==> flow/design.v <==
module apb_ram (
  input presetn,
  input pclk,
  input psel,
  input penable,
  input pwrite,
  input [31:0] paddr, pwdata,
  output reg [31:0] prdata,
  output reg pready, pslverr
);
  reg [31:0] mem [32];
  typedef enum {idle = 0, setup = 1, access = 2, transfer = 3} state_type;
  state_type state;
  always@(posedge pclk)
    begin
      if(presetn == 1'b0)  
        begin
        state <= idle;
        prdata <= 32'h00000000;
        pready <= 1'b0;
        pslverr <= 1'b0;
        for(int i = 0; i < 32; i++) 
        begin
          mem[i] <= 0;
        end
       end 
      else 
        begin
      case(state)
      idle : 
      begin
        prdata <= 32'h00000000;
        pready <= 1'b0;
        pslverr <= 1'b0;
        state   <= setup;
      end
      setup:  
      begin
           if(psel == 1'b1)
             state <= access;
           else
             state <= setup;
      end
      access: 
      begin 
        if(pwrite && penable) 
          begin
            if(paddr < 32) 
            begin
            mem[paddr] <= pwdata;
            state <= transfer;
            pslverr <= 1'b0;
            pready  <= 1'b1;
            end
            else 
            begin
            state <= transfer;
            pready <= 1'b1;
            pslverr <= 1'b1;
            end
          end
        else if (!pwrite && penable)
            begin
            if(paddr < 32) 
            begin
            prdata <= mem[paddr];
            state <= transfer;
            pready <= 1'b1;
            pslverr <= 1'b0;
            end
            else 
            begin
            state <= transfer;
            pready <= 1'b1;
            pslverr <= 1'b1;
            prdata <= 32'h00000000;
            end
          end
        else
           state <= setup;
       end  
        transfer: begin
          state <= setup;
          pready <= 1'b0;
          pslverr <= 1'b0;
        end
      default : state <= idle;
      endcase      
    end
  end
endmodule
==> flow/run.sh <==
#!/bin/bash
# the make line also repeats each setting of config.mk as NAME=value (left out here)
make -C /OpenROAD-flow-scripts/flow DESIGN_CONFIG=/design/flow/config.mk WORK_HOME=/design/flow/orfs CLKGATE_MAP_FILE= finish
==> flow/config.mk <==
export PLATFORM = sky130hd
export DESIGN_NAME = apb_ram
export DESIGN_NICKNAME = apb_ram
export VERILOG_FILES = /design/flow/design.v
export SDC_FILE = /design/flow/constraint.sdc
export NUM_CORES = 4
export LEC_CHECK = 0
export CAP_MARGIN = 20
export CELL_PAD_IN_SITES_GLOBAL_PLACEMENT = 0
export CORE_ASPECT_RATIO = 0.9
export CORE_MARGIN = 2
export CORE_UTILIZATION = 72
export CTS_CLUSTER_SIZE = 32
export GPL_TIMING_DRIVEN = 1
export HOLD_SLACK_MARGIN = -0.07
export PLACE_DENSITY_LB_ADDON = 0.08
export SETUP_SLACK_MARGIN = 0.5
export SLEW_MARGIN = 15
==> flow/constraint.sdc <==
create_clock -name core_clock -period 1.81 [get_ports {pclk}]
set_input_delay 0.3620 -clock core_clock [delete_from_list [all_inputs] [get_ports {pclk}]]
set_output_delay 0.3620 -clock core_clock [all_outputs]
set_load 0.01 [all_outputs]
==> flow_summary.ini, run 1 <==
; synthesis and place-and-route metrics
[timing]
rsz0062_at_grt = yes
finalHoldViolCount = 0
slew_headroom_pct = 45.21
setup_violations = 1660
period_used_pct = 123.1
setup_clock_skew_after_layout_ns = 0.02762
finalWorstPathRequiredPeriod_ns = 2.228
timing.final.max_slew_violations = 0
fmax_mhz = 448.9
worst_hold_slack_ns = 0.04269
worstMarginPinSlew_ns = 0.7990
fin_ws_ns = -0.4179

[run]
openroad_warnings = 31
max_cap_viol_count = 0

[detailed_routing]
drc_errors = 0
detail_route.first_pass.iterations = 22
drt_wl_total_mm = 202.1
detail-route-antenna-nets = 0
violation_count_after_the_first_detailed_routing_iteration = 9599
drt-wirelength-per-cell_um = 41.31
vias = 39230
routed_via_density = 8.018

[worst_setup_path]
critPathMaxStageDelay_ns = 0.49
critical_path.endpoint_type = flip-flop
worst_setup_path_startpoint = state[1]$_DFF_P_
crit_required_ns = 2.26
critical-path-slowest-cell = sky130_fd_sc_hd__nor2_1
path_cells = and3_4 > and2_4 > nand4_1 > buf_12 > buf_4 > buf_4 > nor2_1
critical_path_peak_fanout = 15
r2r_start = state[1]$_DFF_P_
worst-r2r-setup-slack_ns = -0.42
arrival_ns = 2.67
rr_endpoint = mem[4][28]$_SDFFCE_PN0P_
cp-start-kind = flip-flop
worstSetupPathDepth = 7
endpoint = mem[4][28]$_SDFFCE_PN0P_
reg2regPathDepth = 7
cp_num_buf_inv = 3
timing.setup.critical_path_class = flip-flop to flip-flop
critPathMostFrequentCell = sky130_fd_sc_hd__buf_4
cell_family_contributing_the_most_delay_on_the_critical_path = simple AND/OR/NAND/NOR gates

[cts]
cts-root-to-sink-buffers = 3
cts-root-buf = sky130_fd_sc_hd__clkbuf_16
clk_pin_slew_ns = 0.07
htree_levels = 3
clock_insertion_delay_worst_skew_ns = 0.73
cts.sink_count = 1062
tritoncts_clock_tree = yes
numCtsBuffers = 99
hold_fix_buffer_count_after_cts = 0

[hold_path]
worstHoldPathCells = 3
holdCritPathClass = input pin to flip-flop
timing.hold.worst_endpoint = state[3]$_DFF_P_
hold_path.startpoint = presetn

[pwr]
ir_drop_uv = 1016
share_clk_of_total_power_pct = 39.9
power_density_nw_per_um2 = 941.3
swShare_pct = 24.57
intPower_uw = 41710
clock_power_uw = 22100
dominant_power_group = sequential cells
pwr.group.sequential_uw = 27900
switching_power_uw = 13590
seq_power_share_pct = 50.4
power.static_leakage_uw = 0.02113
p_comb_share_pct = 9.7
powerComb_uw = 5360

[synthesis]
most_used_flip_flop_cell = sky130_fd_sc_hd__edfxtp_1
yosysWarnings = 1
post_synth_fa_ha_maj_area_fraction_pct = 0
post_synth_most_frequent_cells = 1028 x sky130_fd_sc_hd__nor2_1, 1024 x sky130_fd_sc_hd__edfxtp_1, 384 x sky130_fd_sc_hd__mux2i_1
netlist_logic_family_top = simple AND/OR/NAND/NOR gates
post_synth_ao_oa_area_fraction_pct = 4.663
asyncSetResetFlopFracSynth_pct = 0
xor_area_share_pct = 0
ys_cells = 3545
yosys-stat-area_um2 = 46560
post-synth-top-area-fraction_pct = 66.05
yosys.cell_types.count = 47
synth_net_count = 3614
synthSimpleGateAreaFrac_pct = 12.47
synthCells = 3545
synth_top_cell_by_area = sky130_fd_sc_hd__edfxtp_1
synth.most_common_cell = sky130_fd_sc_hd__nor2_1
syn_area_per_cell_um2 = 13.13
post_synth_instance_area_um2 = 46560
fraction_of_synthesized_area_in_multiplexers_pct = 11.35
enable_flop_cells = 1024
synth-seq-area-share_pct = 67.68
postSynthRegisterBits = 1062
top_cells_by_area = sky130_fd_sc_hd__edfxtp_1 66%, sky130_fd_sc_hd__nor2_1 8.3%, sky130_fd_sc_hd__mux2i_1 8.3%

[global_routing]
globalRouteMet1Util_pct = 60.17
first_pass_grt_wire_length_mm = 239.6
grt_antenna_before_repair = 14
via_count_of_the_first_global_routing_pass = 35750
global_route.peak_usage_layer = met2
global_route.overflow_total = 0
grt_use_met2_pct = 74.78
grt.met3_usage_pct = 20.27
grt_start_max_net_pins = 41
gr-usage-all-layers_pct = 51.14

[place]
globalplace.congestion = 0.9257
postPlaceCellArea_um2 = 52010
half_perimeter_wire_length_after_detailed_placement_mm = 95.54
dp_cells = 4570
io_buffers = 102
post-place-ws_ns = -0.8811

[cells_and_area]
stdcell_area_um2 = 58740
finalNetCount = 4011
final.fill_count = 1899
layoutNonFillerInstCount = 4893
areaGrowthSynthToFinish_pct = 26.17
combGateArea_um2 = 14320
register_area_um2 = 31580

[die]
core_util_floorplan_pct = 72.65
core_area_um2 = 64080
die_height_um = 245.2
fp-row-count = 88
boundaryPins = 103
fp.dieW_um = 272.0
design.die.area_um2 = 66710

[outcome]
outcome = finished with violations
violations = negative setup slack
[layout make-up]
| cell class | count | share of cell area, % |
|---|---|---|
| clock buffer | 134 | 4.703 |
| antenna | 11 | 0.04686 |
| sequential | 1062 | 53.76 |
| multi-input combinational | 2180 | 24.38 |
| tap | 855 | 1.821 |
| inverter | 3 | 0.01917 |
| timing repair buffer | 596 | 14.35 |
| clock inverter | 52 | 0.9244 |
[timing repair]
item,in CTS,in global routing
setup buffers,35,24
setup endpoints to repair,2114,2114
pin swaps,35,52
resized,401,175
endpoints found under the hold margin,0,0
gates cloned,22,45
[per-stage QoR]
step / util (%) / TNS, ns / total power, µW
after floorplan: - / -485.21 / 30300
after global routing: 91.63 / -192.55 / 55600
after detailed placement: 81.17 / -1417.73 / 32320
after global placement: 81.17 / -1372.37 / 32160
after CTS: 88.43 / -15.61 / 53280
final: 91.67 / -193.66 / 55300
[metal layers]
layer	vias to the layer above	share of wire, %
met5	-	0.29
met4	18	13
met3	2118	21
met2	5429	40
met1	17950	26
li1	13720	-
==> inputs of run 2 (changes only) <==
- CELL_PAD_IN_SITES_GLOBAL_PLACEMENT: 0 -> unset
- CORE_ASPECT_RATIO: 0.9 -> unset
- CORE_UTILIZATION: 72 -> 68
- CTS_CLUSTER_SIZE: 32 -> unset
- GPL_TIMING_DRIVEN: 1 -> unset
- HOLD_SLACK_MARGIN: -0.07 -> unset
- PLACE_DENSITY_LB_ADDON: 0.08 -> unset
- SETUP_SLACK_MARGIN: 0.5 -> unset
- SLEW_MARGIN: 15 -> 20
- clock period: 1.81 -> 1.89 ns (I/O delays scaled with it)
==> run 2 against run 1 <==
  * The layout still fails its checks (negative setup slack)
  * Synthesized cell count unchanged
  * Non-clock buffer count down 33
  * Global-route usage down 6.1 points
  * First-iteration DRC count down 24%
  * Maximum frequency down 1.0%
  * Clock skew up 0.0018 ns
  * Critical endpoint is now mem[28][24]$_SDFFCE_PN0P_
  * Sequential power down 5%
  * Register-to-register slack better by 0.06 ns
==> flow_summary.ini, run 2 <==
; synthesis and place-and-route metrics
[cells_and_area]
layoutNonFillerInstCount = 4879
stdcell_area_um2 = 57880
areaGrowthSynthToFinish_pct = 24.32
finalNetCount = 3982

[cts]
cts.sink_count = 1062
tritoncts_clock_tree = yes
clk_pin_slew_ns = 0.06
numCtsBuffers = 103
hold_fix_buffer_count_after_cts = 0
cts-root-buf = sky130_fd_sc_hd__clkbuf_16
cts-root-to-sink-buffers = 3
clock_insertion_delay_worst_skew_ns = 0.70
htree_levels = 3

[synthesis]
post-synth-top-area-fraction_pct = 66.05
synth_net_count = 3614
fraction_of_synthesized_area_in_multiplexers_pct = 11.35
syn_area_per_cell_um2 = 13.13
asyncSetResetFlopFracSynth_pct = 0
post_synth_most_frequent_cells = 1028 x sky130_fd_sc_hd__nor2_1, 1024 x sky130_fd_sc_hd__edfxtp_1, 384 x sky130_fd_sc_hd__mux2i_1
post_synth_ao_oa_area_fraction_pct = 4.663
yosys-stat-area_um2 = 46560
post_synth_fa_ha_maj_area_fraction_pct = 0
most_used_flip_flop_cell = sky130_fd_sc_hd__edfxtp_1
post_synth_instance_area_um2 = 46560
ys_cells = 3545
synthSimpleGateAreaFrac_pct = 12.47
yosysWarnings = 1
yosys.cell_types.count = 47
netlist_logic_family_top = simple AND/OR/NAND/NOR gates
enable_flop_cells = 1024
postSynthRegisterBits = 1062
synth-seq-area-share_pct = 67.68
synthCells = 3545
top_cells_by_area = sky130_fd_sc_hd__edfxtp_1 66%, sky130_fd_sc_hd__nor2_1 8.3%, sky130_fd_sc_hd__mux2i_1 8.3%
synth.most_common_cell = sky130_fd_sc_hd__nor2_1
synth_top_cell_by_area = sky130_fd_sc_hd__edfxtp_1
xor_area_share_pct = 0

[timing]
fin_ws_ns = -0.3609
setup_violations = 1951
slew_headroom_pct = 30.93
setup_clock_skew_after_layout_ns = 0.02947
finalWorstPathRequiredPeriod_ns = 2.251
worstMarginPinSlew_ns = 1.036
period_used_pct = 119.1
finalHoldViolCount = 0
rsz0062_at_grt = yes
timing.final.max_slew_violations = 0
fmax_mhz = 444.3
worst_hold_slack_ns = 0.2006

[worst_setup_path]
critPathMaxStageDelay_ns = 0.33
timing.setup.critical_path_class = flip-flop to flip-flop
path_cells = and3_4 > and2_4 > buf_6 > buf_4 > nand4_1 > buf_6 > clkbuf_16 > o21ai_4 > buf_12
cp_num_buf_inv = 5
worst-r2r-setup-slack_ns = -0.36
reg2regPathDepth = 9
critical-path-slowest-cell = sky130_fd_sc_hd__dfxtp_2
worst_setup_path_startpoint = state[1]$_DFF_P_
arrival_ns = 2.61
cp-start-kind = flip-flop
endpoint = mem[28][24]$_SDFFCE_PN0P_
cell_family_contributing_the_most_delay_on_the_critical_path = buffers and inverters
r2r_start = state[1]$_DFF_P_
crit_required_ns = 2.25
worstSetupPathDepth = 9
critPathMostFrequentCell = sky130_fd_sc_hd__buf_6
critical_path.endpoint_type = flip-flop
rr_endpoint = mem[28][24]$_SDFFCE_PN0P_
critical_path_peak_fanout = 22

[run]
openroad_warnings = 32
max_cap_viol_count = 0

[global_routing]
global_route.overflow_total = 0
grt_use_met2_pct = 68.44
globalRouteMet1Util_pct = 59.84
first_pass_grt_wire_length_mm = 223.8
grt.met3_usage_pct = 11.59
via_count_of_the_first_global_routing_pass = 33010
gr-usage-all-layers_pct = 45.01
global_route.peak_usage_layer = met2
grt_start_max_net_pins = 69
grt_antenna_before_repair = 8

[pwr]
powerComb_uw = 4630
intPower_uw = 39890
seq_power_share_pct = 51.4
swShare_pct = 23.08
power_density_nw_per_um2 = 896.0
pwr.group.sequential_uw = 26600
dominant_power_group = sequential cells
ir_drop_uv = 896.8
clock_power_uw = 20600
power.static_leakage_uw = 0.02091
switching_power_uw = 11970
p_comb_share_pct = 8.9
share_clk_of_total_power_pct = 39.7

[place]
half_perimeter_wire_length_after_detailed_placement_mm = 97.52
io_buffers = 102
globalplace.congestion = 0.9129
postPlaceCellArea_um2 = 51800
dp_cells = 4563

[die]
die_height_um = 265.7
design.die.area_um2 = 70570
fp.dieW_um = 265.7
boundaryPins = 103
core_area_um2 = 67510
fp-row-count = 95
core_util_floorplan_pct = 68.96

[detailed_routing]
violation_count_after_the_first_detailed_routing_iteration = 7249
routed_via_density = 7.151
vias = 34890
drc_errors = 0
drt_wl_total_mm = 171.9
detail-route-antenna-nets = 0
drt-wirelength-per-cell_um = 35.24
detail_route.first_pass.iterations = 7

[outcome]
violations = negative setup slack
outcome = finished with violations

[hold_path]
timing.hold.worst_endpoint = state[3]$_DFF_P_
holdCritPathClass = input pin to flip-flop
hold_path.startpoint = presetn
worstHoldPathCells = 4
run 2: layer usage:
layer  up-vias  share of wire, %
li1      13690                 -
met1     16640                31
met2      3679                44
met3       883                18
met4         4               7.9
met5         -             0.016
run 2: layout make-up:
type                    count  area [µm²]
repair buffers            563        7923
diodes                      6       15.01
clock buffers             154        2970
multi-input cells        2180       13990
well taps                 873        1092
clock inverters            38       365.4
inverters                   3       11.26
fillers                  3178        9638
flip-flops and latches   1062       31510
run 2: repair_timing:
action | 4_1_cts | 5_1_grt
endpoints found under the hold margin | 0 | 0
gates cloned | 13 | 49
setup buffers | 19 | 45
setup endpoints to repair | 1666 | 1883
pin swaps | 12 | 40
gates resized | 103 | 137
run 2: per-stage QoR:
step | utilization (%) | setup TNS, ns | worst slack [ns] | total power [µW]
3_3_place_gp | 76.73 | -1512.41 | -0.8688 | 30930
3_5_place_dp | 76.73 | -1544.64 | -0.8955 | 31040
4_1_cts | 82.66 | -14.32 | -0.1018 | 50980
6_report | 85.72 | -349.21 | -0.3609 | 51860
5_1_grt | 85.70 | -346.22 | -0.3531 | 52550
2_1_floorplan | - | -419.68 | -0.4827 | 29020
==> inputs of run 3 (changes only) <==
- CELL_PAD_IN_SITES_DETAIL_PLACEMENT: unset -> 2
- CELL_PAD_IN_SITES_GLOBAL_PLACEMENT: unset -> 0
- CORE_UTILIZATION: 68 -> 26
- CTS_CLUSTER_DIAMETER: unset -> 134
- CTS_CLUSTER_SIZE: unset -> 69
- GPL_ROUTABILITY_DRIVEN: unset -> 0
- GPL_TIMING_DRIVEN: unset -> 0
- MAX_ROUTING_LAYER: unset -> met4
- MIN_ROUTING_LAYER: unset -> met2
- SLEW_MARGIN: 20 -> 40
- clock period: 1.89 -> 1.63 ns (I/O delays scaled with it)
==> run 3 against run 2 <==
  * The flow now stops in global routing
  * Die size went up to 2.6 times the previous value
  * Synthesized cell count unchanged
  * Synthesized area unchanged
==> flow_summary.ini, run 3 <==
; flow metrics
[place]
half_perimeter_wire_length_after_detailed_placement_mm = 178.0
io_buffers = 69
dp_cells = 6076
postPlaceCellArea_um2 = 52700

[synthesis]
synth-seq-area-share_pct = 67.68
postSynthRegisterBits = 1062
asyncSetResetFlopFracSynth_pct = 0
yosys.cell_types.count = 47
most_used_flip_flop_cell = sky130_fd_sc_hd__edfxtp_1
synth_net_count = 3614
post_synth_fa_ha_maj_area_fraction_pct = 0
post_synth_ao_oa_area_fraction_pct = 4.663
synthCells = 3545
ys_cells = 3545
post-synth-top-area-fraction_pct = 66.05
synthSimpleGateAreaFrac_pct = 12.47
synth_top_cell_by_area = sky130_fd_sc_hd__edfxtp_1
syn_area_per_cell_um2 = 13.13
enable_flop_cells = 1024
top_cells_by_area = sky130_fd_sc_hd__edfxtp_1 66%, sky130_fd_sc_hd__nor2_1 8.3%, sky130_fd_sc_hd__mux2i_1 8.3%
yosysWarnings = 1
yosys-stat-area_um2 = 46560
post_synth_instance_area_um2 = 46560
xor_area_share_pct = 0
post_synth_most_frequent_cells = 1028 x sky130_fd_sc_hd__nor2_1, 1024 x sky130_fd_sc_hd__edfxtp_1, 384 x sky130_fd_sc_hd__mux2i_1
netlist_logic_family_top = simple AND/OR/NAND/NOR gates
fraction_of_synthesized_area_in_multiplexers_pct = 11.35
synth.most_common_cell = sky130_fd_sc_hd__nor2_1

[cts]
cts-root-buf = sky130_fd_sc_hd__clkbuf_16
cts.sink_count = 1062
htree_levels = 1
cts-root-to-sink-buffers = 3
numCtsBuffers = 26

[die]
design.die.area_um2 = 182500
core_util_floorplan_pct = 26.12
core_area_um2 = 178200
fp-row-count = 155
die_height_um = 427.2
boundaryPins = 103
fp.dieW_um = 427.2

[global_routing]
global_route.overflow_total = 2559
gr-usage-all-layers_pct = 72.42

[outcome]
first-error = [ERROR GRT-0116] Global routing finished with congestion. Check the congestion regions in the DRC Viewer.
flow.stopped_at = global routing
outcome = stopped before the end
run 3: metrics by stage:
step,worst slack [ns],power [µW]
4_1_cts,-0.6201,49760
3_5_place_dp,-2.409,36510
3_3_place_gp,-2.826,35590
2_1_floorplan,-0.6907,33640
run 3: what timing repair did:
action,in CTS
endpoints found under the hold margin,0
pin swaps,71
gates cloned,24
endpoints found under the setup margin,2114
gates resized,560
hold buffers,0
buffers inserted,139
run 3: per-layer routing:
metal | overflow | global-route usage (%)
met5 | - | -
met4 | 368 | 55.32
met3 | 1606 | 78.59
met2 | 585 | 75.59
met1 | - | -
==> inputs of run 4 (changes only) <==
- ABC_AREA: unset -> 1
- CELL_PAD_IN_SITES_DETAIL_PLACEMENT: 2 -> unset
- CORE_ASPECT_RATIO: unset -> 1.15
- CORE_UTILIZATION: 26 -> 72
- CTS_CLUSTER_DIAMETER: 134 -> unset
- CTS_CLUSTER_SIZE: 69 -> 13
- GPL_ROUTABILITY_DRIVEN: 0 -> unset
- GPL_TIMING_DRIVEN: 0 -> 1
- HOLD_SLACK_MARGIN: unset -> -0.07
- MAX_ROUTING_LAYER: met4 -> unset
- MIN_ROUTING_LAYER: met2 -> unset
- PLACE_DENSITY_LB_ADDON: unset -> 0.07
- clock period: 1.63 -> 1.22 ns (I/O delays scaled with it)
==> run 4 against run 3 <==
  * Now fails the layout checks on negative setup slack
  * Synthesized cell count increased by 71%
  * Die size fell by 59%
  * Synthesized area is 12% higher
==> flow_summary.ini, run 4 <==
; synthesis and place-and-route metrics
[outcome]
outcome = finished with violations
violations = negative setup slack

[pwr]
power_density_nw_per_um2 = 1308
ir_drop_uv = 1357
power.static_leakage_uw = 0.02938
intPower_uw = 60890
swShare_pct = 25.64
p_comb_share_pct = 11.3
clock_power_uw = 31200
switching_power_uw = 21000
share_clk_of_total_power_pct = 38.1
pwr.group.sequential_uw = 41400
seq_power_share_pct = 50.6
dominant_power_group = sequential cells
powerComb_uw = 9250
design_power_total_uw = 81890

[synthesis]
synthSimpleGateAreaFrac_pct = 28.26
enable_flop_cells = 1024
post_synth_fa_ha_maj_area_fraction_pct = 0
syn_area_per_cell_um2 = 8.572
synth-seq-area-share_pct = 60.64
ys_cells = 6062
post_synth_ao_oa_area_fraction_pct = 1.146
top_cells_by_area = sky130_fd_sc_hd__edfxtp_1 59%, sky130_fd_sc_hd__nand2_1 16%, sky130_fd_sc_hd__nor2_1 9.9%
post_synth_instance_area_um2 = 51970
post_synth_most_frequent_cells = 2187 x sky130_fd_sc_hd__nand2_1, 1376 x sky130_fd_sc_hd__nor2_1, 1024 x sky130_fd_sc_hd__edfxtp_1
synth_top_cell_by_area = sky130_fd_sc_hd__edfxtp_1
yosys-stat-area_um2 = 51970
xor_area_share_pct = 0
most_used_flip_flop_cell = sky130_fd_sc_hd__edfxtp_1
netlist_logic_family_top = simple AND/OR/NAND/NOR gates
yosysWarnings = 1
synth.most_common_cell = sky130_fd_sc_hd__nand2_1
postSynthRegisterBits = 1062
fraction_of_synthesized_area_in_multiplexers_pct = 0
asyncSetResetFlopFracSynth_pct = 0
synth_net_count = 6131
yosys.cell_types.count = 24
synthCells = 6062
post-synth-top-area-fraction_pct = 59.17

[global_routing]
first_pass_grt_wire_length_mm = 255.4
via_count_of_the_first_global_routing_pass = 42730
grt_start_max_net_pins = 52
grt.met3_usage_pct = 13.71
grt_antenna_before_repair = 12
globalRouteMet1Util_pct = 57.57
global_route.overflow_total = 0
global_route.peak_usage_layer = met2
grt_use_met2_pct = 70.94
gr-usage-all-layers_pct = 47.41

[timing]
fin_ws_ns = -0.9431
timing.final.max_slew_violations = 0
finalWorstPathRequiredPeriod_ns = 2.163
slew_headroom_pct = 33.57
fmax_mhz = 462.3
worstMarginPinSlew_ns = 0.9964
setup_clock_skew_after_layout_ns = 0.02928
rsz0062_at_grt = yes
finalHoldViolCount = 0
period_used_pct = 177.3
worst_hold_slack_ns = 0.09354
setup_violations = 2114

[cells_and_area]
register_area_um2 = 31540
final.fill_count = 3247
combGateArea_um2 = 17370
post-route-util_pct = 87.78
finalNetCount = 6367
areaGrowthSynthToFinish_pct = 20.50
layoutNonFillerInstCount = 7346

[worst_setup_path]
worst-r2r-setup-slack_ns = -0.94
rr_endpoint = prdata[24]$_SDFFE_PN0P_
endpoint = prdata[24]$_SDFFE_PN0P_
critPathMaxStageDelay_ns = 0.38
cell_family_contributing_the_most_delay_on_the_critical_path = simple AND/OR/NAND/NOR gates
worst_setup_path_startpoint = mem[1][24]$_SDFFCE_PN0P_
cp_num_buf_inv = 1
critical-path-slowest-cell = sky130_fd_sc_hd__nor2_1
path_cells = inv_1 > nand2_1 > o21ai_0 > nand2_1 > nand2_1 > nand2_1 > nand2_1 > nor2_1 > nand3_1 > a21oi_1
critPathMostFrequentCell = sky130_fd_sc_hd__nand2_1
crit_required_ns = 1.81
cp-start-kind = flip-flop
arrival_ns = 2.76
critical_path.endpoint_type = flip-flop
critical_path_peak_fanout = 1
worstSetupPathDepth = 10
reg2regPathDepth = 10
timing.setup.critical_path_class = flip-flop to flip-flop
r2r_start = mem[1][24]$_SDFFCE_PN0P_

[hold_path]
timing.hold.worst_endpoint = state[3]$_DFF_P_
holdCritPathClass = input pin to flip-flop
worstHoldPathCells = 5
hold_path.startpoint = presetn

[die]
core_area_um2 = 71340
fp.dieW_um = 254.5
fp-row-count = 105
die_height_um = 292.1
core_util_floorplan_pct = 72.85
boundaryPins = 103
design.die.area_um2 = 74350

[place]
half_perimeter_wire_length_after_detailed_placement_mm = 102.0
io_buffers = 102
dp_cells = 7070
globalplace.congestion = 0.9702

[cts]
clock_insertion_delay_worst_skew_ns = 0.69
cts.sink_count = 1062
numCtsBuffers = 102
cts-root-buf = sky130_fd_sc_hd__clkbuf_16
hold_fix_buffer_count_after_cts = 0
clk_pin_slew_ns = 0.07
htree_levels = 3
cts-root-to-sink-buffers = 3
tritoncts_clock_tree = yes

[detailed_routing]
drc_errors = 0
drt-wirelength-per-cell_um = 26.47
detail-route-antenna-nets = 0
vias = 46250
routed_via_density = 6.296
detail_route.first_pass.iterations = 12
drt_wl_total_mm = 194.5
violation_count_after_the_first_detailed_routing_iteration = 8856

[run]
max_cap_viol_count = 0
openroad_warnings = 30
## run 4: metal layers
metal	up-vias	part of all wire [%]
li1	18930	-
met1	20700	28
met2	5028	42
met3	1574	18
met4	14	12
met5	-	0.091
## run 4: per-stage QoR
step / cell area (µm²) / setup WS [ns] / setup TNS (ns)
after global routing: 62600 / -0.8349 / -1177.63
final: 62620 / -0.9431 / -1123.89
after floorplan: 52530 / -0.7547 / -1231.79
after detailed placement: 56450 / -1.222 / -2390.16
after global placement: 56450 / -1.226 / -2386.71
after CTS: 61050 / -0.5764 / -1088.57
## run 4: layout make-up
| cell class | instances | share of cell area, % |
|---|---|---|
| timing repair buffer | 486 | 10.21 |
| clock inverter | 38 | 0.4815 |
| antenna | 8 | 0.03197 |
| sequential | 1062 | 50.37 |
| tap | 963 | 1.924 |
| clock buffer | 143 | 4.548 |
| multi-input combinational | 3868 | 27.74 |
| inverter | 778 | 4.696 |
## run 4: what timing repair did
| item | CTS | global route |
|---|---|---|
| setup buffers | 6 | 9 |
| setup endpoints to repair | 2114 | 2114 |
| pin swaps | 8 | 15 |
| gates resized | 242 | 236 |
| cloned | 40 | 32 |
==> inputs of run 5 (changes only) <==
- ABC_AREA: 1 -> unset
- CORE_ASPECT_RATIO: 1.15 -> unset
- CORE_UTILIZATION: 72 -> 69
- CTS_CLUSTER_SIZE: 13 -> 32
- PLACE_DENSITY_LB_ADDON: 0.07 -> 0.08
- SETUP_SLACK_MARGIN: unset -> 0.5
- clock period: 1.22 -> 1.81 ns (I/O delays scaled with it)
==> run 5 against run 4 <==
  * Still fails the layout checks on negative setup slack
  * Design area shrank 10%
  * Total power shrank 35%
  * Via count shrank 25%
==> flow_summary.ini, run 5 <==
; synthesis and place-and-route metrics
[synthesis]
enable_flop_cells = 1024
netlist_logic_family_top = simple AND/OR/NAND/NOR gates
yosysWarnings = 1
postSynthRegisterBits = 1062
asyncSetResetFlopFracSynth_pct = 0
synthSimpleGateAreaFrac_pct = 12.47
xor_area_share_pct = 0
syn_area_per_cell_um2 = 13.13
synth.most_common_cell = sky130_fd_sc_hd__nor2_1
post_synth_instance_area_um2 = 46560
yosys-stat-area_um2 = 46560
post-synth-top-area-fraction_pct = 66.05
most_used_flip_flop_cell = sky130_fd_sc_hd__edfxtp_1
ys_cells = 3545
post_synth_most_frequent_cells = 1028 x sky130_fd_sc_hd__nor2_1, 1024 x sky130_fd_sc_hd__edfxtp_1, 384 x sky130_fd_sc_hd__mux2i_1
post_synth_ao_oa_area_fraction_pct = 4.663
synth_top_cell_by_area = sky130_fd_sc_hd__edfxtp_1
yosys.cell_types.count = 47
synth-seq-area-share_pct = 67.68
top_cells_by_area = sky130_fd_sc_hd__edfxtp_1 66%, sky130_fd_sc_hd__nor2_1 8.3%, sky130_fd_sc_hd__mux2i_1 8.3%
synth_net_count = 3614
post_synth_fa_ha_maj_area_fraction_pct = 0
synthCells = 3545
fraction_of_synthesized_area_in_multiplexers_pct = 11.35

[outcome]
violations = negative setup slack
outcome = finished with violations

[die]
core_util_floorplan_pct = 69.45
core_area_um2 = 67040
fp-row-count = 95
fp.dieW_um = 263.8
die_height_um = 263.8
boundaryPins = 103
design.die.area_um2 = 69570

[hold_path]
worstHoldPathCells = 3
hold_path.startpoint = presetn
holdCritPathClass = input pin to flip-flop
timing.hold.worst_endpoint = state[3]$_DFF_P_

[global_routing]
grt_antenna_before_repair = 8
via_count_of_the_first_global_routing_pass = 33130
first_pass_grt_wire_length_mm = 219.3
global_route.overflow_total = 0
grt_start_max_net_pins = 94
gr-usage-all-layers_pct = 44.34

[timing]
rsz0062_at_grt = yes
slew_headroom_pct = 48.31
fmax_mhz = 476.1
finalWorstPathRequiredPeriod_ns = 2.100
timing.final.max_slew_violations = 0
setup_clock_skew_after_layout_ns = 0.02642
fin_ws_ns = -0.2903
period_used_pct = 116.0
finalHoldViolCount = 0
worstMarginPinSlew_ns = 0.7754
setup_total_negative_slack_ns = -245.02
setup_violations = 1933

[run]
openroad_warnings = 30
max_cap_viol_count = 0

[place]
io_buffers = 102
post-place-ws_ns = -0.9862
globalplace.congestion = 0.8921
half_perimeter_wire_length_after_detailed_placement_mm = 92.88

[detailed_routing]
vias = 34720
routed_via_density = 7.237
drt-wirelength-per-cell_um = 35.21
detail-route-antenna-nets = 0
drc_errors = 0
drt_wl_total_mm = 168.9
detail_route.first_pass.iterations = 7
violation_count_after_the_first_detailed_routing_iteration = 6505

[worst_setup_path]
cp-start-kind = input pin
critPathMaxStageDelay_ns = 0.50
critPathMostFrequentCell = sky130_fd_sc_hd__buf_4
r2r_start = state[1]$_DFF_P_
worst_setup_path_startpoint = paddr[2]
timing.setup.critical_path_class = input pin to flip-flop
reg2regPathDepth = 8
endpoint = prdata[3]$_SDFFE_PN0P_
worst-r2r-setup-slack_ns = -0.27
rr_endpoint = mem[6][14]$_SDFFCE_PN0P_
crit_required_ns = 2.34
critical-path-slowest-cell = sky130_fd_sc_hd__clkdlybuf4s50_1
cp_num_buf_inv = 4
worstSetupPathDepth = 8
arrival_ns = 2.63
critical_path_peak_fanout = 13
critical_path.endpoint_type = flip-flop
cell_family_contributing_the_most_delay_on_the_critical_path = buffers and inverters
path_cells = clkdlybuf4s50_1 > buf_4 > buf_4 > nor4bb_4 > buf_4 > a22oi_1 > nand4_1 > o31ai_1

[pwr]
intPower_uw = 41290
share_clk_of_total_power_pct = 39.3
ir_drop_uv = 951.7
pwr.group.sequential_uw = 27800
p_comb_share_pct = 8.9
dominant_power_group = sequential cells
powerComb_uw = 4750
clock_power_uw = 21100
switching_power_uw = 12320
power.static_leakage_uw = 0.02012
seq_power_share_pct = 51.9
power_density_nw_per_um2 = 952.0
swShare_pct = 22.99

[cells_and_area]
final.fill_count = 3153
finalNetCount = 3907
areaGrowthSynthToFinish_pct = 20.98

[cts]
cts-root-buf = sky130_fd_sc_hd__clkbuf_16
clk_pin_slew_ns = 0.06
cts-root-to-sink-buffers = 3
htree_levels = 3
cts.sink_count = 1062
tritoncts_clock_tree = yes
numCtsBuffers = 101
hold_fix_buffer_count_after_cts = 0
clock_insertion_delay_worst_skew_ns = 0.67
run 5: per-stage QoR:
| step | total power, µW | instances | hold WS, ns | utilization, % | cell area (µm²) |
|---|---|---|---|---|---|
| finish | 53620 | 4797 | 0.1586 | 84.01 | 56320 |
| global route | 54390 | 4790 | 0.1520 | 83.99 | 56300 |
| detailed placement | 32300 | 4536 | 0.4675 | 76.63 | 51380 |
| global placement | 32170 | 4536 | 0.4576 | 76.63 | 51370 |
| floorplan | 30300 | 3545 | 0.4617 | - | 47020 |
| CTS | 52700 | 4723 | 0.1396 | 81.70 | 54770 |
run 5: routing by layer:
| layer | GRT usage (%) | wire length [µm] |
|---|---|---|
| met5 | 0.6237 | 47 |
| met4 | 29.64 | 16110 |
| met3 | 11.40 | 30090 |
| met2 | 68.21 | 73630 |
| met1 | 56.30 | 49020 |
run 5: timing repair:
action | CTS | global route
pin swaps | 3 | 13
gates resized | 107 | 83
cloned | 2 | 38
endpoints found under the setup margin | 2114 | 2114
setup buffers | 4 | 28
run 5: cell type report:
| cell class | instances | area [µm²] | share of cell area, % |
|---|---|---|---|
| antenna | 8 | 20.02 | 0.03554 |
| clock inverter | 50 | 476.7 | 0.8464 |
| inverter | 3 | 11.26 | 0.01999 |
| multi-input combinational | 2180 | 13790 | 24.48 |
| clock buffer | 131 | 2741 | 4.867 |
| timing repair buffer | 490 | 6660 | 11.83 |
| tap | 873 | 1092 | 1.939 |
| sequential | 1062 | 31530 | 55.98 |
==> inputs of run 6 (changes only) <==
- ABC_AREA: unset -> 1
- CELL_PAD_IN_SITES_GLOBAL_PLACEMENT: 0 -> unset
- CORE_UTILIZATION: 69 -> 70
- CTS_CLUSTER_SIZE: 32 -> 16
- GPL_TIMING_DRIVEN: 1 -> unset
- HOLD_SLACK_MARGIN: -0.07 -> unset
- PLACE_DENSITY_LB_ADDON: 0.08 -> unset
- SETUP_SLACK_MARGIN: 0.5 -> -0.09
- SLEW_MARGIN: 40 -> 20
- clock period: 1.81 -> 1.31 ns (I/O delays scaled with it)
==> run 6 against run 5 <==
  * The layout fails its checks (negative hold slack, negative setup slack)
  * Register-to-register slack lost 0.28 ns
  * Critical path type is now flip-flop to flip-flop
  * Largest power group unchanged
  * Critical endpoint is now mem[10][11]$_SDFFCE_PN0P_
  * Combinational power grew 76%
  * Global-route usage shrank 1.2 points
  * Highest routed layer unchanged
==> flow_summary.ini, run 6 <==
; synthesis and place-and-route metrics
[outcome]
outcome = finished with violations
violations = negative hold slack, negative setup slack

[worst_setup_path]
path_cells = nand2_4 > nor2_4 > nand4_4 > buf_12 > nor2_8 > buf_12 > nand2_8 > buf_12 > clkbuf_16 > nor2_1
worstSetupPathDepth = 10
endpoint = mem[10][11]$_SDFFCE_PN0P_
critical_path_peak_fanout = 16
critical-path-slowest-cell = sky130_fd_sc_hd__dfxtp_2
worst-r2r-setup-slack_ns = -0.55
critPathMostFrequentCell = sky130_fd_sc_hd__buf_12
arrival_ns = 2.40
cp_num_buf_inv = 4
cp-start-kind = flip-flop
critical_path.endpoint_type = flip-flop
critPathMaxStageDelay_ns = 0.35
rr_endpoint = mem[10][11]$_SDFFCE_PN0P_
crit_required_ns = 1.85
worst_setup_path_startpoint = state[1]$_DFF_P_
r2r_start = state[1]$_DFF_P_
timing.setup.critical_path_class = flip-flop to flip-flop
cell_family_contributing_the_most_delay_on_the_critical_path = simple AND/OR/NAND/NOR gates
reg2regPathDepth = 10

[pwr]
ir_drop_uv = 1169
power_density_nw_per_um2 = 1225
seq_power_share_pct = 49.9
clock_power_uw = 30300
powerComb_uw = 8340
power.static_leakage_uw = 0.02947
design_power_total_uw = 77200
pwr.group.sequential_uw = 38500
intPower_uw = 57680
p_comb_share_pct = 10.8
swShare_pct = 25.28
switching_power_uw = 19510
dominant_power_group = sequential cells
share_clk_of_total_power_pct = 39.3

[synthesis]
fraction_of_synthesized_area_in_multiplexers_pct = 0
synth_top_cell_by_area = sky130_fd_sc_hd__edfxtp_1
post_synth_instance_area_um2 = 51970
yosysWarnings = 1
synth-seq-area-share_pct = 60.64
asyncSetResetFlopFracSynth_pct = 0
syn_area_per_cell_um2 = 8.572
synthSimpleGateAreaFrac_pct = 28.26
yosys-stat-area_um2 = 51970
post-synth-top-area-fraction_pct = 59.17
synth.most_common_cell = sky130_fd_sc_hd__nand2_1
synthCells = 6062
netlist_logic_family_top = simple AND/OR/NAND/NOR gates
post_synth_ao_oa_area_fraction_pct = 1.146
ys_cells = 6062
yosys.cell_types.count = 24
post_synth_fa_ha_maj_area_fraction_pct = 0
top_cells_by_area = sky130_fd_sc_hd__edfxtp_1 59%, sky130_fd_sc_hd__nand2_1 16%, sky130_fd_sc_hd__nor2_1 9.9%
most_used_flip_flop_cell = sky130_fd_sc_hd__edfxtp_1
enable_flop_cells = 1024
postSynthRegisterBits = 1062
post_synth_most_frequent_cells = 2187 x sky130_fd_sc_hd__nand2_1, 1376 x sky130_fd_sc_hd__nor2_1, 1024 x sky130_fd_sc_hd__edfxtp_1
synth_net_count = 6131
xor_area_share_pct = 0

[cts]
numCtsBuffers = 107
clk_pin_slew_ns = 0.06
hold_fix_buffer_count_after_cts = 1
cts-root-to-sink-buffers = 3
tritoncts_clock_tree = yes
cts-root-buf = sky130_fd_sc_hd__clkbuf_16
htree_levels = 3
clock_insertion_delay_worst_skew_ns = 0.70
cts.sink_count = 1062

[timing]
fmax_mhz = 538.1
worst_hold_slack_ns = -0.1978
slew_headroom_pct = 17.22
rsz0062_at_grt = yes
setup_violations = 2114
timing.final.max_slew_violations = 0
finalHoldViolCount = 1
period_used_pct = 141.9
worstMarginPinSlew_ns = 1.242
setup_clock_skew_after_layout_ns = 0.02238
fin_ws_ns = -0.5483
finalWorstPathRequiredPeriod_ns = 1.858

[detailed_routing]
detail-route-antenna-nets = 0
vias = 44060
drt-wirelength-per-cell_um = 24.39
detail_route.first_pass.iterations = 13
drc_errors = 0
routed_via_density = 5.985
drt_wl_total_mm = 179.5
violation_count_after_the_first_detailed_routing_iteration = 7242

[global_routing]
global_route.overflow_total = 0
via_count_of_the_first_global_routing_pass = 40910
gr-usage-all-layers_pct = 43.15
first_pass_grt_wire_length_mm = 243.6
grt_start_max_net_pins = 55
grt_antenna_before_repair = 4

[die]
core_area_um2 = 73210
core_util_floorplan_pct = 70.99
boundaryPins = 103
fp-row-count = 99
die_height_um = 276.5
fp.dieW_um = 276.5
design.die.area_um2 = 76430

[run]
openroad_warnings = 35
max_cap_viol_count = 0

[hold_path]
holdCritPathClass = input pin to flip-flop
timing.hold.worst_endpoint = state[3]$_DFF_P_
worstHoldPathCells = 3
hold_path.startpoint = presetn

[cells_and_area]
finalNetCount = 6380
areaGrowthSynthToFinish_pct = 21.28
final.fill_count = 3795
post-route-util_pct = 86.09
layoutNonFillerInstCount = 7362
stdcell_area_um2 = 63020

[place]
post-place-ws_ns = -1.198
dp_cells = 7054
postPlaceCellArea_um2 = 56250
io_buffers = 102
half_perimeter_wire_length_after_detailed_placement_mm = 98.28
globalplace.congestion = 0.9902
-- run 6: layout make-up --
| class | count | area [µm²] | area share (%) |
|---|---|---|---|
| sequential | 1062 | 31540 | 50.04 |
| antenna | 2 | 5.005 | 0.007941 |
| multi-input combinational | 3884 | 17660 | 28.03 |
| clock inverter | 62 | 518.0 | 0.8219 |
| clock buffer | 137 | 2873 | 4.558 |
| tap | 959 | 1200 | 1.904 |
| inverter | 778 | 2938 | 4.662 |
| timing repair buffer | 478 | 6286 | 9.974 |
-- run 6: what timing repair did --
item	CTS	global route
pin swaps	7	16
setup buffers	5	12
endpoints found under the setup margin	2114	2110
hold endpoints to repair	2	1
gates cloned	42	47
resized	233	224
-- run 6: metrics by stage --
step / setup TNS, ns / hold slack, ns
2_1_floorplan: -1082.03 / 0.3944
3_3_place_gp: -2216.90 / 0.4230
3_5_place_dp: -2327.78 / 0.4439
4_1_cts: -898.99 / -0.1980
5_1_grt: -973.77 / -0.1958
6_report: -923.17 / -0.1978
-- run 6: routing by layer --
| metal | vias up | part of all wire, % | global-route usage (%) |
|---|---|---|---|
| li1 | 19000 | - | - |
| met1 | 20180 | 31 | 53.99 |
| met2 | 3926 | 44 | 66.09 |
| met3 | 951 | 16 | 9.921 |
| met4 | 2 | 9.2 | 32.49 |
| met5 | - | 0.0084 | 0 |
==> inputs of run 7 (changes only) <==
- ABC_AREA: 1 -> unset
- CORE_MARGIN: 2 -> 8
- CORE_UTILIZATION: 70 -> 31
- CTS_CLUSTER_SIZE: 16 -> unset
- GPL_ROUTABILITY_DRIVEN: unset -> 0
- GPL_TIMING_DRIVEN: unset -> 0
- HOLD_SLACK_MARGIN: unset -> -0.04
- MAX_ROUTING_LAYER: unset -> met5
- SETUP_SLACK_MARGIN: -0.09 -> 0.33
- SLEW_MARGIN: 20 -> 30
- TNS_END_PERCENT: unset -> 90
- clock period: 1.31 -> 2.6 ns (I/O delays scaled with it)
==> run 7 against run 6 <==
  * Setup slack better by 0.76 ns
  * Sequential cell count unchanged
  * Now clean on timing, DRC and antenna
  * Register-to-register slack better by 0.81 ns
  * Largest power group unchanged
  * Core utilization down 47 points
  * Routed wire length up 15%
  * Via count down 20%
  * Die size up 110%
  * Critical path depth down 3
  * Largest cell class unchanged
  * Hold slack better by 0.46 ns
==> flow_summary.ini, run 7 <==
; synthesis and place-and-route metrics
[worst_setup_path]
critPathMostFrequentCell = sky130_fd_sc_hd__clkbuf_4
timing.setup.critical_path_class = input pin to flip-flop
worstSetupPathDepth = 7
cell_family_contributing_the_most_delay_on_the_critical_path = buffers and inverters
reg2regPathDepth = 7
cp-start-kind = input pin
critPathMaxStageDelay_ns = 0.60
arrival_ns = 2.91
worst-r2r-setup-slack_ns = 0.26
critical_path_peak_fanout = 10
cp_num_buf_inv = 4
endpoint = mem[3][4]$_SDFFCE_PN0P_
critical-path-slowest-cell = sky130_fd_sc_hd__nor3_4
critical_path.endpoint_type = flip-flop
crit_required_ns = 3.12
r2r_start = state[1]$_DFF_P_
worst_setup_path_startpoint = paddr[2]
rr_endpoint = mem[31][24]$_SDFFCE_PN0P_
path_cells = clkdlybuf4s15_2 > clkbuf_4 > clkbuf_4 > nor3_4 > buf_2 > nand2_1 > nor2_1

[cts]
hold_fix_buffer_count_after_cts = 0
tritoncts_clock_tree = yes
cts.sink_count = 1062
clk_pin_slew_ns = 0.06
clock_insertion_delay_worst_skew_ns = 0.72
cts-root-to-sink-buffers = 3
cts-root-buf = sky130_fd_sc_hd__clkbuf_16
htree_levels = 3
numCtsBuffers = 113

[global_routing]
global_route.overflow_total = 0
gr-usage-all-layers_pct = 24.12
grt_antenna_before_repair = 16
via_count_of_the_first_global_routing_pass = 33390
first_pass_grt_wire_length_mm = 272.9
grt_start_max_net_pins = 16

[synthesis]
asyncSetResetFlopFracSynth_pct = 0
synth_top_cell_by_area = sky130_fd_sc_hd__edfxtp_1
post_synth_most_frequent_cells = 1028 x sky130_fd_sc_hd__nor2_1, 1024 x sky130_fd_sc_hd__edfxtp_1, 384 x sky130_fd_sc_hd__mux2i_1
synth.most_common_cell = sky130_fd_sc_hd__nor2_1
synth-seq-area-share_pct = 67.68
ys_cells = 3545
netlist_logic_family_top = simple AND/OR/NAND/NOR gates
syn_area_per_cell_um2 = 13.13
post_synth_ao_oa_area_fraction_pct = 4.663
post-synth-top-area-fraction_pct = 66.05
synthCells = 3545
postSynthRegisterBits = 1062
yosys-stat-area_um2 = 46560
synthSimpleGateAreaFrac_pct = 12.47
enable_flop_cells = 1024
fraction_of_synthesized_area_in_multiplexers_pct = 11.35
post_synth_instance_area_um2 = 46560
most_used_flip_flop_cell = sky130_fd_sc_hd__edfxtp_1
xor_area_share_pct = 0
post_synth_fa_ha_maj_area_fraction_pct = 0
synth_net_count = 3614
yosysWarnings = 1
top_cells_by_area = sky130_fd_sc_hd__edfxtp_1 66%, sky130_fd_sc_hd__nor2_1 8.3%, sky130_fd_sc_hd__mux2i_1 8.3%
yosys.cell_types.count = 47

[detailed_routing]
detail_route.first_pass.iterations = 6
vias = 35310
violation_count_after_the_first_detailed_routing_iteration = 6585
routed_via_density = 5.822
drc_errors = 0
detail-route-antenna-nets = 0
drt-wirelength-per-cell_um = 34.06
drt_wl_total_mm = 206.6

[pwr]
intPower_uw = 29190
share_clk_of_total_power_pct = 40.9
swShare_pct = 24.27
power_density_nw_per_um2 = 665.9
ir_drop_uv = 638.9
switching_power_uw = 9355
design_power_total_uw = 38540
power.static_leakage_uw = 0.02059
dominant_power_group = sequential cells
powerComb_uw = 3450
clock_power_uw = 15800
pwr.group.sequential_uw = 19300
seq_power_share_pct = 50.2
p_comb_share_pct = 8.9

[die]
die_height_um = 403.5
core_area_um2 = 149400
design.die.area_um2 = 162800
fp-row-count = 142
fp.dieW_um = 403.5
core_util_floorplan_pct = 31.16
boundaryPins = 103

[timing]
slew_headroom_pct = 28.86
finalWorstPathRequiredPeriod_ns = 2.385
rsz0062_at_grt = yes
finalHoldViolCount = 0
timing.final.max_slew_violations = 0
worst_hold_slack_ns = 0.2662
period_used_pct = 91.71
setup_clock_skew_after_layout_ns = 0.02112
setup_violations = 0
worstMarginPinSlew_ns = 1.067
fmax_mhz = 419.4

[hold_path]
hold_path.startpoint = pwdata[27]
timing.hold.worst_endpoint = mem[8][27]$_SDFFCE_PN0P_
worstHoldPathCells = 3
holdCritPathClass = input pin to flip-flop

[place]
dp_cells = 5726
half_perimeter_wire_length_after_detailed_placement_mm = 140.4
io_buffers = 69

[cells_and_area]
areaGrowthSynthToFinish_pct = 24.32
post-route-util_pct = 38.74
layoutNonFillerInstCount = 6065
finalNetCount = 4007

[run]
max_cap_viol_count = 0
openroad_warnings = 29

[outcome]
outcome = complete, no violations
[run 7: routing by layer]
layer	global-route usage (%)	vias up	routed length [µm]
met1	31.12	17450	72210
met5	0	-	59
li1	-	13710	-
met2	35.70	3329	87510
met4	13.60	10	15310
met3	7.797	815	31470
[run 7: cell type report]
type | count | area [µm²]
inverter | 3 | 11.26
fill | 13880 | 91540
clock buffer | 163 | 3087
buffer | 300 | 2162
tap | 2016 | 2522
multi-input combinational | 2180 | 13730
antenna | 10 | 25.02
timing repair buffer | 278 | 4385
sequential | 1062 | 31520
clock inverter | 53 | 435.4
[run 7: timing repair]
action / CTS / global route
setup buffers: 98 / 12
cloned: 1 / 2
gates resized: 105 / 100
setup endpoints to repair: 2094 / 1249
endpoints found under the hold margin: 0 / 0
pin swaps: 37 / 17
[run 7: stage by stage]
stage	setup TNS (ns)	area [µm²]	worst slack (ns)
CTS	0	57490	0.1030
detailed placement	-2107.76	52540	-1.458
global route	0	57860	0.2536
floorplan	0	47020	0.08526
global placement	-2922.67	50230	-2.037
finish	0	57880	0.2155
==> inputs of run 8 (changes only) <==
- CELL_PAD_IN_SITES_DETAIL_PLACEMENT: unset -> 2
- CELL_PAD_IN_SITES_GLOBAL_PLACEMENT: unset -> 2
- CORE_MARGIN: 8 -> 2
- CORE_UTILIZATION: 31 -> 26
- CTS_CLUSTER_DIAMETER: unset -> 134
- HOLD_SLACK_MARGIN: -0.04 -> unset
- MAX_ROUTING_LAYER: met5 -> met4
- PLACE_DENSITY_LB_ADDON: unset -> 0.08
- SETUP_SLACK_MARGIN: 0.33 -> unset
- SLEW_MARGIN: 30 -> 40
- TNS_END_PERCENT: 90 -> unset
- clock period: 2.6 -> 1.63 ns (I/O delays scaled with it)
==> run 8 against run 7 <==
  * Now fails the layout checks on negative setup slack
  * Clock skew rose by 0.013 ns
  * Final cell count up 8.9%
  * First-iteration DRC count shrank 37%
  * Setup slack got worse by 0.96 ns
  * Synthesized area did not move
  * Critical path depth rose by 2
  * Critical path type is now flip-flop to flip-flop
  * Largest power group unchanged
==> flow_summary.ini, run 8 <==
; synthesis and place-and-route metrics
[outcome]
outcome = finished with violations
violations = negative setup slack

[pwr]
power.static_leakage_uw = 0.02224
power_density_nw_per_um2 = 1066
seq_power_share_pct = 46.1
clock_power_uw = 29400
powerComb_uw = 6640
share_clk_of_total_power_pct = 43.9
switching_power_uw = 17180
p_comb_share_pct = 9.9
intPower_uw = 49670
dominant_power_group = sequential cells
pwr.group.sequential_uw = 30800
swShare_pct = 25.70
ir_drop_uv = 1020

[synthesis]
netlist_logic_family_top = simple AND/OR/NAND/NOR gates
synth-seq-area-share_pct = 67.68
yosysWarnings = 1
yosys.cell_types.count = 47
post-synth-top-area-fraction_pct = 66.05
fraction_of_synthesized_area_in_multiplexers_pct = 11.35
synth_net_count = 3614
synthSimpleGateAreaFrac_pct = 12.47
post_synth_instance_area_um2 = 46560
postSynthRegisterBits = 1062
synthCells = 3545
top_cells_by_area = sky130_fd_sc_hd__edfxtp_1 66%, sky130_fd_sc_hd__nor2_1 8.3%, sky130_fd_sc_hd__mux2i_1 8.3%
post_synth_ao_oa_area_fraction_pct = 4.663
synth.most_common_cell = sky130_fd_sc_hd__nor2_1
synth_top_cell_by_area = sky130_fd_sc_hd__edfxtp_1
enable_flop_cells = 1024
post_synth_most_frequent_cells = 1028 x sky130_fd_sc_hd__nor2_1, 1024 x sky130_fd_sc_hd__edfxtp_1, 384 x sky130_fd_sc_hd__mux2i_1
most_used_flip_flop_cell = sky130_fd_sc_hd__edfxtp_1
xor_area_share_pct = 0
syn_area_per_cell_um2 = 13.13
post_synth_fa_ha_maj_area_fraction_pct = 0
asyncSetResetFlopFracSynth_pct = 0
ys_cells = 3545
yosys-stat-area_um2 = 46560

[worst_setup_path]
r2r_start = state[1]$_DFF_P_
cell_family_contributing_the_most_delay_on_the_critical_path = buffers and inverters
crit_required_ns = 2.12
endpoint = mem[21][24]$_SDFFCE_PN0P_
worst-r2r-setup-slack_ns = -0.75
cp-start-kind = flip-flop
critical_path.endpoint_type = flip-flop
critPathMaxStageDelay_ns = 0.34
critPathMostFrequentCell = sky130_fd_sc_hd__buf_12
critical_path_peak_fanout = 8
timing.setup.critical_path_class = flip-flop to flip-flop
rr_endpoint = mem[21][24]$_SDFFCE_PN0P_
reg2regPathDepth = 9
path_cells = and3_4 > and2_4 > nand4_1 > clkbuf_8 > buf_12 > o21ai_4 > clkbuf_16 > buf_12 > buf_16
worstSetupPathDepth = 9
critical-path-slowest-cell = sky130_fd_sc_hd__dfxtp_4
cp_num_buf_inv = 5
arrival_ns = 2.87
worst_setup_path_startpoint = state[1]$_DFF_P_

[cts]
clock_insertion_delay_worst_skew_ns = 0.82
cts-root-buf = sky130_fd_sc_hd__clkbuf_16
numCtsBuffers = 135
cts.sink_count = 1062
htree_levels = 4
cts-root-to-sink-buffers = 3
tritoncts_clock_tree = yes
clk_pin_slew_ns = 0.06

[global_routing]
first_pass_grt_wire_length_mm = 346.1
grt_antenna_before_repair = 19
globalRouteMet1Util_pct = 38.74
grt.met3_usage_pct = 3.664
grt_use_met2_pct = 47.84
gr-usage-all-layers_pct = 29.83
global_route.overflow_total = 0
global_route.peak_usage_layer = met2
grt_start_max_net_pins = 17
via_count_of_the_first_global_routing_pass = 35590

[timing]
finalWorstPathRequiredPeriod_ns = 2.376
fin_ws_ns = -0.7464
period_used_pct = 145.8
slew_headroom_pct = 45.45
rsz0062_at_grt = yes
setup_clock_skew_after_layout_ns = 0.03374
setup_violations = 2109
worstMarginPinSlew_ns = 0.8182
fmax_mhz = 420.8
timing.final.max_slew_violations = 0
finalHoldViolCount = 0

[cells_and_area]
post-route-util_pct = 35.17
layoutNonFillerInstCount = 6603
finalNetCount = 4200
areaGrowthSynthToFinish_pct = 34.65

[detailed_routing]
drt-wirelength-per-cell_um = 41.24
detail_route.first_pass.iterations = 7
violation_count_after_the_first_detailed_routing_iteration = 4163
detail-route-antenna-nets = 0
routed_via_density = 5.291
drt_wl_total_mm = 272.3
drc_errors = 0
vias = 34940

[die]
die_height_um = 427.2
design.die.area_um2 = 182500
core_area_um2 = 178200
fp.dieW_um = 427.2
core_util_floorplan_pct = 26.12
fp-row-count = 155
boundaryPins = 103

[run]
openroad_warnings = 29
max_cap_viol_count = 0

[place]
io_buffers = 69
half_perimeter_wire_length_after_detailed_placement_mm = 185.0
dp_cells = 6115

[hold_path]
hold_path.startpoint = pwdata[28]
timing.hold.worst_endpoint = mem[7][28]$_SDFFCE_PN0P_
holdCritPathClass = input pin to flip-flop
worstHoldPathCells = 3
run 8: final cells by class:
type | count | area (µm²)
Clock inverter | 49 | 455.4
Inverter | 3 | 11.26
Multi-Input combinational cell | 2180 | 14050
Fill cell | 17960 | 115500
Sequential cell | 1062 | 31560
Buffer | 296 | 2679
Clock buffer | 194 | 3752
Antenna cell | 11 | 27.53
Tap cell | 2355 | 2947
Timing Repair Buffer | 453 | 7206
run 8: routing by layer:
| layer | wire [µm] | part of all wire (%) | up-vias |
|---|---|---|---|
| met4 | 11380 | 4.2 | 0 |
| met1 | 115900 | 43 | 19030 |
| met2 | 128900 | 47 | 1417 |
| li1 | - | - | 14100 |
| met5 | 0 | 0 | - |
| met3 | 16140 | 5.9 | 386 |
run 8: stage by stage:
stage          hold WS, ns  area [µm²]  power (µW)  setup TNS (ns)  worst slack, ns
2_1_floorplan       0.4257       47020       33640         -653.82          -0.6907
3_3_place_gp        0.4724       50650       36260        -5747.40           -3.562
3_5_place_dp        0.4762       53590       37020        -4206.19           -2.724
4_1_cts           0.002170       59960       66660         -943.92          -0.6632
5_1_grt            0.03364       62670       68240        -1029.55          -0.7361
6_report           0.03454       62690       66860         -972.99          -0.7464
run 8: repair_timing:
action | in CTS | in global routing
endpoints found under the setup margin | 2114 | 2114
gates cloned | 16 | 25
buffers inserted | 102 | 103
pin swaps | 36 | 51
resized | 256 | 436
hold endpoints to repair | 45 | 0
hold buffers | 6 | 0
==> inputs of run 9 (changes only) <==
- CELL_PAD_IN_SITES_DETAIL_PLACEMENT: 2 -> unset
- CELL_PAD_IN_SITES_GLOBAL_PLACEMENT: 2 -> unset
- CORE_UTILIZATION: 26 -> 66
- CTS_CLUSTER_DIAMETER: 134 -> 138
- GPL_ROUTABILITY_DRIVEN: 0 -> unset
- GPL_TIMING_DRIVEN: 0 -> unset
- MAX_ROUTING_LAYER: met4 -> unset
- PLACE_DENSITY_LB_ADDON: 0.08 -> unset
- SETUP_SLACK_MARGIN: unset -> 0.24
- SLEW_MARGIN: 40 -> 20
- clock period: 1.63 -> 1.75 ns (I/O delays scaled with it)
==> run 9 against run 8 <==
  * Register-to-register slack gained 0.14 ns
  * Design area fell by 1.2%
  * Highest routed layer is now met5
  * Critical path depth down 1
  * Critical endpoint is now prdata[31]$_SDFFE_PN0P_
  * Setup slack worse by 0.082 ns
  * Final cell count decreased by 23%
  * Critical path type is now input pin to flip-flop
  * The layout still fails its checks (negative setup slack)
  * First-iteration DRC count is 100% higher
  * Combinational power is 13% lower
  * Non-clock buffer count decreased by 57
==> flow_summary.ini, run 9 <==
; synthesis and place-and-route metrics
[place]
half_perimeter_wire_length_after_detailed_placement_mm = 93.76
post-place-ws_ns = -1.127
io_buffers = 102
postPlaceCellArea_um2 = 51760
globalplace.congestion = 0.8858

[synthesis]
synth.most_common_cell = sky130_fd_sc_hd__nor2_1
xor_area_share_pct = 0
synth_top_cell_by_area = sky130_fd_sc_hd__edfxtp_1
syn_area_per_cell_um2 = 13.13
synthCells = 3545
top_cells_by_area = sky130_fd_sc_hd__edfxtp_1 66%, sky130_fd_sc_hd__nor2_1 8.3%, sky130_fd_sc_hd__mux2i_1 8.3%
post_synth_instance_area_um2 = 46560
post_synth_most_frequent_cells = 1028 x sky130_fd_sc_hd__nor2_1, 1024 x sky130_fd_sc_hd__edfxtp_1, 384 x sky130_fd_sc_hd__mux2i_1
enable_flop_cells = 1024
yosys.cell_types.count = 47
fraction_of_synthesized_area_in_multiplexers_pct = 11.35
yosysWarnings = 1
postSynthRegisterBits = 1062
post_synth_ao_oa_area_fraction_pct = 4.663
synthSimpleGateAreaFrac_pct = 12.47
yosys-stat-area_um2 = 46560
most_used_flip_flop_cell = sky130_fd_sc_hd__edfxtp_1
asyncSetResetFlopFracSynth_pct = 0
synth_net_count = 3614
post-synth-top-area-fraction_pct = 66.05
netlist_logic_family_top = simple AND/OR/NAND/NOR gates
synth-seq-area-share_pct = 67.68
post_synth_fa_ha_maj_area_fraction_pct = 0
ys_cells = 3545

[worst_setup_path]
r2r_start = state[1]$_DFF_P_
timing.setup.critical_path_class = input pin to flip-flop
critical_path.endpoint_type = flip-flop
reg2regPathDepth = 8
arrival_ns = 3.17
critPathMaxStageDelay_ns = 1.01
path_cells = clkdlybuf4s50_1 > buf_12 > buf_4 > nor4b_4 > buf_12 > a22oi_1 > nand4_1 > o31ai_1
critPathMostFrequentCell = sky130_fd_sc_hd__buf_12
worst-r2r-setup-slack_ns = -0.61
cp_num_buf_inv = 4
worst_setup_path_startpoint = paddr[3]
cp-start-kind = input pin
worstSetupPathDepth = 8
endpoint = prdata[31]$_SDFFE_PN0P_
critical_path_peak_fanout = 25
cell_family_contributing_the_most_delay_on_the_critical_path = AND-OR/OR-AND gates
critical-path-slowest-cell = sky130_fd_sc_hd__a22oi_1
rr_endpoint = mem[15][10]$_SDFFCE_PN0P_
crit_required_ns = 2.34

[timing]
finalHoldViolCount = 0
slew_headroom_pct = 13.59
fin_ws_ns = -0.8280
rsz0062_at_grt = yes
setup_clock_skew_after_layout_ns = 0.04211
fmax_mhz = 387.9
period_used_pct = 147.3
setup_violations = 2066
worstMarginPinSlew_ns = 1.296
timing.final.max_slew_violations = 0
finalWorstPathRequiredPeriod_ns = 2.578
setup_total_negative_slack_ns = -505.54

[hold_path]
hold_path.startpoint = presetn
worstHoldPathCells = 3
timing.hold.worst_endpoint = state[3]$_DFF_P_
holdCritPathClass = input pin to flip-flop

[cells_and_area]
areaGrowthSynthToFinish_pct = 33.05
stdcell_area_um2 = 61940
finalNetCount = 4114
combGateArea_um2 = 14920
post-route-util_pct = 88.61
final.fill_count = 2712
register_area_um2 = 31530

[cts]
clock_insertion_delay_worst_skew_ns = 0.72
hold_fix_buffer_count_after_cts = 0
cts-root-buf = sky130_fd_sc_hd__clkbuf_16
numCtsBuffers = 106
htree_levels = 3
cts.sink_count = 1062
cts-root-to-sink-buffers = 3
tritoncts_clock_tree = yes
clk_pin_slew_ns = 0.06

[pwr]
power_density_nw_per_um2 = 944.0
p_comb_share_pct = 9.9
seq_power_share_pct = 49.3
share_clk_of_total_power_pct = 40.8
power.static_leakage_uw = 0.02237
ir_drop_uv = 915.7
switching_power_uw = 14290
intPower_uw = 44190
clock_power_uw = 23900
dominant_power_group = sequential cells
swShare_pct = 24.43
powerComb_uw = 5790
pwr.group.sequential_uw = 28800

[run]
openroad_warnings = 32
max_cap_viol_count = 0

[global_routing]
global_route.overflow_total = 0
grt.met3_usage_pct = 16.53
global_route.peak_usage_layer = met2
first_pass_grt_wire_length_mm = 244.6
grt_start_max_net_pins = 93
grt_use_met2_pct = 70.10
globalRouteMet1Util_pct = 61.08
grt_antenna_before_repair = 20
gr-usage-all-layers_pct = 47.96
via_count_of_the_first_global_routing_pass = 34550

[detailed_routing]
violation_count_after_the_first_detailed_routing_iteration = 8420
routed_via_density = 7.663
drt-wirelength-per-cell_um = 41.70
detail-route-antenna-nets = 0
vias = 39030
detail_route.first_pass.iterations = 13
drc_errors = 0
drt_wl_total_mm = 212.4

[die]
fp.dieW_um = 269.6
die_height_um = 269.6
core_area_um2 = 69910
fp-row-count = 97
boundaryPins = 103
design.die.area_um2 = 72680
core_util_floorplan_pct = 66.60

[outcome]
outcome = finished with violations
violations = negative setup slack
run 9: metal layers:
metal / up-vias / share of wire, %
met4: 27 / 12
met5: - / 0.34
met3: 1900 / 21
met2: 5041 / 39
li1: 13960 / -
met1: 18110 / 28
run 9: stage by stage:
step,power [µW],std cells,hold slack (ns)
2_1_floorplan,31340,3545,0.4497
3_3_place_gp,33420,4636,0.4590
3_5_place_dp,33530,4636,0.4621
4_1_cts,56220,4947,0.06133
5_1_grt,58790,5076,0.08768
6_report,58470,5094,0.06388
run 9: layout make-up:
| class | instances | area share (%) |
|---|---|---|
| clock inverter | 64 | 1.089 |
| sequential | 1062 | 50.90 |
| clock buffer | 133 | 4.595 |
| timing repair buffer | 692 | 17.33 |
| antenna | 20 | 0.08080 |
| tap | 940 | 1.899 |
| inverter | 3 | 0.01818 |
| multi-input combinational | 2180 | 24.09 |
run 9: what timing repair did:
action                                  in CTS  in global routing
buffers inserted                            61                 48
pin swaps                                  105                 71
endpoints found under the setup margin    2111               2110
resized                                    429                291
gates cloned                                53                 79
Power and IR drop assume default switching activity.
